Design rv32i_core, start of the top module:
module rv32i_core #(parameter XLEN=32, REG_COUNT=32)(
  input wire clk,
  input wire rst,
  input wire [31:0] instr,
  input wire [31:0] mem_rdata,
  output reg signed [31:0] pc,
  output wire [31:0] mem_addr,
  output wire [31:0] mem_wdata,
  output wire mem_we
);
Settings: LEC_CHECK=0, ABC_AREA=1, CAP_MARGIN=20, CELL_PAD_IN_SITES_DETAIL_PLACEMENT=0, CORE_MARGIN=2, CORE_UTILIZATION=70, CTS_CLUSTER_DIAMETER=345, CTS_CLUSTER_SIZE=65, MIN_ROUTING_LAYER=met1, PLACE_DENSITY=0.64, SETUP_SLACK_MARGIN=-0.4, SLEW_MARGIN=20, TNS_END_PERCENT=85; clock period 4.57 ns.
run.sh (not shown) runs the stock make flow with config.mk's settings and CLKGATE_MAP_FILE=.
The first run never finished: it broke off in global routing with GRT-0232.
Rerun with:
==> flow/config.mk (replaced) <==
export PLATFORM = sky130hd
export DESIGN_NAME = rv32i_core
export DESIGN_NICKNAME = rv32i_core
export VERILOG_FILES = /design/flow/design.v
export SDC_FILE = /design/flow/constraint.sdc
export NUM_CORES = 4
export LEC_CHECK = 0
export CAP_MARGIN = 20
export CORE_MARGIN = 4
export CORE_UTILIZATION = 40
export CTS_CLUSTER_SIZE = 95
export SLEW_MARGIN = 20
==> flow/constraint.sdc (replaced) <==
create_clock -name core_clock -period 9.0 [get_ports {clk}]
set_input_delay 1.8000 -clock core_clock [delete_from_list [all_inputs] [get_ports {clk}]]
set_output_delay 1.8000 -clock core_clock [all_outputs]
set_load 0.01 [all_outputs]
What happened: The new run passed the timing, DRC and antenna checks. Synthesized cell count is lower by 34%. Die size is higher by 71%. Synthesized area is lower by 3.5%.
Rerun with:
--- a/flow/config.mk
+++ b/flow/config.mk
@@ -9,3 +9,2 @@
-export CORE_MARGIN = 4
-export CORE_UTILIZATION = 40
-export CTS_CLUSTER_SIZE = 95
+export CORE_MARGIN = 2
+export CORE_UTILIZATION = 58
==> flow/constraint.sdc (replaced) <==
create_clock -name core_clock -period 6.19 [get_ports {clk}]
set_input_delay 1.2380 -clock core_clock [delete_from_list [all_inputs] [get_ports {clk}]]
set_output_delay 1.2380 -clock core_clock [all_outputs]
set_load 0.01 [all_outputs]
Result: This time the run ran to the end with violations: negative setup slack. Utilization increases by 24 points. Sequential power increases by well over a third. Count of clock-buffer cells in the layout decreases by 25. Non-clock buffer count increases by 384. Cell count decreases by a few percent. Wire length increases slightly. Via count increases by a little under a tenth. Die size decreases by a quarter to a third.
Rerun with:
--- a/flow/config.mk
+++ b/flow/config.mk
@@ -8,0 +9 @@
+export CELL_PAD_IN_SITES_DETAIL_PLACEMENT = 0
@@ -10,0 +12,2 @@
+export MIN_ROUTING_LAYER = met1
+export SETUP_SLACK_MARGIN = -0.4
@@ -11,0 +15 @@
+export TNS_END_PERCENT = 5
==> flow/constraint.sdc (replaced) <==
create_clock -name core_clock -period 5.24 [get_ports {clk}]
set_input_delay 1.0480 -clock core_clock [delete_from_list [all_inputs] [get_ports {clk}]]
set_output_delay 1.0480 -clock core_clock [all_outputs]
set_load 0.01 [all_outputs]
=> The new run produced a layout that fails on negative setup slack; total power grows by 22%; wire length rose by 11%; fmax went up by 1.9%; critical path depth goes down by 2; cell area went up by 5.9%.
Rerun with:
--- a/flow/config.mk
+++ b/flow/config.mk
@@ -9 +8,0 @@
-export CELL_PAD_IN_SITES_DETAIL_PLACEMENT = 0
@@ -11,3 +10 @@
-export CORE_UTILIZATION = 58
-export MIN_ROUTING_LAYER = met1
-export SETUP_SLACK_MARGIN = -0.4
+export CORE_UTILIZATION = 59
@@ -15 +11,0 @@
-export TNS_END_PERCENT = 5
==> flow/constraint.sdc (replaced) <==
create_clock -name core_clock -period 6.0 [get_ports {clk}]
set_input_delay 1.2000 -clock core_clock [delete_from_list [all_inputs] [get_ports {clk}]]
set_output_delay 1.2000 -clock core_clock [all_outputs]
set_load 0.01 [all_outputs]
What happened: The new run finished with negative setup slack left; synthesized area stays the same; die area went down slightly; worst setup slack improved by 0.55 ns; total power went down by about a fifth; fmax went down by a few percent; critical path depth went up by 2; final area went down by a few percent; clock-buffer cell count went up by 16; core utilization went down by 2.4 points.
Rerun with:
--- a/flow/config.mk
+++ b/flow/config.mk
@@ -10 +10 @@
-export CORE_UTILIZATION = 59
+export CORE_UTILIZATION = 45
==> flow/constraint.sdc (replaced) <==
create_clock -name core_clock -period 8.68 [get_ports {clk}]
set_input_delay 1.7360 -clock core_clock [delete_from_list [all_inputs] [get_ports {clk}]]
set_output_delay 1.7360 -clock core_clock [all_outputs]
set_load 0.01 [all_outputs]
=> Now the flow finished clean; power came out lower by 33%; via count came out lower by about 13%; non-clock buffer count came out lower by 429; hold slack gets worse by 0.0054 ns; global-route usage came out lower by 13 points; wire length came out lower by about 9%; synthesized area is unchanged; final area came out lower by 5.0%; setup slack gets better by 0.79 ns.
No activity file was given, so power comes from the tool's default toggle rates.
